the baseline:
// unified_computing_system
module unified_computing_system (
    input      [15:0] d_a,           
    input      [15:0] d_b,           
    input      [1:0]  op_code,       
    input             clk,
    input             rstn,
    input             en_a,           
    input             en_b,           
    input             en_result,      
    input             cin,            
    input             bin,            
    output reg [31:0] result,         
    output reg [15:0] remainder,      
    output reg        cout,           
    output reg        bout,           
    output reg        overflow_flag,  
    output reg        error_flag      
);
    wire [15:0] q_a;            
    wire [15:0] q_b;            
    wire [15:0] sum_result;
    wire        sum_cout;
    wire [15:0] diff_result;
    wire        diff_bout;
    wire [31:0] product_result;
    wire [15:0] quotient_result;
    wire [15:0] remainder_result;
    reg [31:0] temp_result;
    reg [15:0] temp_remainder;
    reg        temp_cout;
    reg        temp_bout;
    reg        temp_overflow;
    reg        temp_error;
    dff_16bit register_a_inst (
        .d   (d_a),
        .clk (clk),
        .rstn(rstn),
        .en  (en_a),
        .q   (q_a)
    );
    dff_16bit register_b_inst (
        .d   (d_b),
        .clk (clk),
        .rstn(rstn),
        .en  (en_b),
        .q   (q_b)
    );
  ...
Size: roughly 3100 cells after synthesis, roughly 84 flip-flops, ~93 I/O pins.
make LEC_CHECK=0 ABC_AREA=1 CAP_MARGIN=20 CELL_PAD_IN_SITES_GLOBAL_PLACEMENT=0 CORE_ASPECT_RATIO=0.5 CORE_MARGIN=2 CORE_UTILIZATION=25 CTS_CLUSTER_DIAMETER=367 CTS_CLUSTER_SIZE=100 GPL_ROUTABILITY_DRIVEN=0 PLACE_DENSITY=0.81 SLEW_MARGIN=0 TNS_END_PERCENT=35 finish   # period 45.5 ns
run.sh (not shown) runs the stock make flow with config.mk's settings and CLKGATE_MAP_FILE=.
The baseline finished all stages; the layout is clean.
Changes in the candidate relative to the baseline:
# the baseline
export LEC_CHECK = 0
export ABC_AREA = 1
export CAP_MARGIN = 20
export CELL_PAD_IN_SITES_GLOBAL_PLACEMENT = 0
export CORE_ASPECT_RATIO = 0.5
export CORE_MARGIN = 2
export CORE_UTILIZATION = 25
export CTS_CLUSTER_DIAMETER = 367
export CTS_CLUSTER_SIZE = 100
export GPL_ROUTABILITY_DRIVEN = 0
export PLACE_DENSITY = 0.81
export SLEW_MARGIN = 0
export TNS_END_PERCENT = 35
create_clock -name core_clock -period 45.5 [get_ports {clk}]
# the candidate
export LEC_CHECK = 0
export CAP_MARGIN = 20
export CORE_MARGIN = 2
export CORE_UTILIZATION = 12
export SLEW_MARGIN = 20
create_clock -name core_clock -period 33.5 [get_ports {clk}]
### Flow results
The candidate against the baseline: area of the multi-input gates rose about 2.4%; routed length on met2 went up.
When the candidate is set beside the baseline, its register-to-register slack turns out to be 13.82 ns smaller.
| first-pass GRT wire length | higher: the candidate |
Changes observed in the candidate relative to the baseline: filler cell count went up by 110%; sum of routed wire length over all layers now larger; total instance count after detailed placement rose by 604.
Comparing the candidate against the baseline, there is no change at all in number of I/O pins.

* * *

unified_computing_system again, from the RTL that the note above started with.
// unified_computing_system
module unified_computing_system (
    input      [15:0] d_a,           
    input      [15:0] d_b,           
    input      [1:0]  op_code,       
    input             clk,
    input             rstn,
    input             en_a,           
    input             en_b,           
    input             en_result,      
    input             cin,            
    input             bin,            
    output reg [31:0] result,         
    output reg [15:0] remainder,      
    output reg        cout,           
    output reg        bout,           
    output reg        overflow_flag,  
    output reg        error_flag      
);
clock: 25.2 ns
lec_check: 0
cap_margin: 20
cell_pad_in_sites_global_placement: 0
core_margin: 2
core_utilization: 72
cts_cluster_size: 81
gpl_routability_driven: 0
place_density_lb_addon: 0.01
slew_margin: 20
tns_end_percent: 5
The first run produced a layout that fails on max-capacitance violations, max-slew violations, negative setup slack.
Change:
--- a/flow/config.mk
+++ b/flow/config.mk
@@ -12 +11,0 @@
-export CTS_CLUSTER_SIZE = 81
@@ -14 +13,2 @@
-export PLACE_DENSITY_LB_ADDON = 0.01
+export PLACE_DENSITY_LB_ADDON = 0.2
+export SETUP_SLACK_MARGIN = 3.57
=>
- The new run stopped in 5_1_grt
- area after synthesis stays the same
- die size is unchanged
- synthesized cell count is unchanged
Change:
--- a/flow/config.mk
+++ b/flow/config.mk
@@ -9 +8,0 @@
-export CELL_PAD_IN_SITES_GLOBAL_PLACEMENT = 0
@@ -11,4 +10 @@
-export CORE_UTILIZATION = 72
-export GPL_ROUTABILITY_DRIVEN = 0
-export PLACE_DENSITY_LB_ADDON = 0.2
-export SETUP_SLACK_MARGIN = 3.57
+export CORE_UTILIZATION = 66
@@ -16 +11,0 @@
-export TNS_END_PERCENT = 5
==> flow/constraint.sdc (replaced) <==
create_clock -name core_clock -period 14.1 [get_ports {clk}]
set_input_delay 2.8200 -clock core_clock [delete_from_list [all_inputs] [get_ports {clk}]]
set_output_delay 2.8200 -clock core_clock [all_outputs]
set_load 0.01 [all_outputs]
=> The new run completed and failed the layout checks on max-capacitance violations, max-slew violations, negative setup slack; synthesized cell count does not change; area after synthesis stays the same; die area climbs by a little under a tenth.
Change:
--- a/flow/config.mk
+++ b/flow/config.mk
@@ -8 +8,2 @@
-export CAP_MARGIN = 20
+export CAP_MARGIN = 40
+export CORE_ASPECT_RATIO = 0.5
@@ -10 +11,5 @@
-export CORE_UTILIZATION = 66
+export CORE_UTILIZATION = 72
+export CTS_CLUSTER_DIAMETER = 203
+export CTS_CLUSTER_SIZE = 34
+export PLACE_DENSITY = 0.38
+export SETUP_SLACK_MARGIN = 3.33
What happened:
- The new run failed in 4_1_cts (DPL-0033)
- area after synthesis is unchanged
- synthesized cell count does not change
- die size fell by 7.9%
Change:
--- a/flow/config.mk
+++ b/flow/config.mk
@@ -8,2 +8,2 @@
-export CAP_MARGIN = 40
-export CORE_ASPECT_RATIO = 0.5
+export CAP_MARGIN = 0
+export CORE_ASPECT_RATIO = 0.72
@@ -13,2 +13 @@
-export CTS_CLUSTER_SIZE = 34
-export PLACE_DENSITY = 0.38
+export CTS_CLUSTER_SIZE = 78
The new run did not get past 4_1_cts, error DPL-0033; die area hardly moves; synthesized area does not change; synthesized cell count is unchanged.
Change:
--- a/flow/config.mk
+++ b/flow/config.mk
@@ -8,2 +8 @@
-export CAP_MARGIN = 0
-export CORE_ASPECT_RATIO = 0.72
+export CAP_MARGIN = 20
@@ -12,3 +11,2 @@
-export CTS_CLUSTER_DIAMETER = 203
-export CTS_CLUSTER_SIZE = 78
-export SETUP_SLACK_MARGIN = 3.33
+export PLACE_DENSITY_LB_ADDON = 0.01
+export SETUP_SLACK_MARGIN = 3.94
@@ -15,0 +14 @@
+export TNS_END_PERCENT = 5
==> flow/constraint.sdc (replaced) <==
create_clock -name core_clock -period 26.5 [get_ports {clk}]
set_input_delay 5.3000 -clock core_clock [delete_from_list [all_inputs] [get_ports {clk}]]
set_output_delay 5.3000 -clock core_clock [all_outputs]
set_load 0.01 [all_outputs]
=> Now the flow failed in 5_1_grt. Area after synthesis is unchanged. Synthesized cell count stays the same. Die size is about the same.
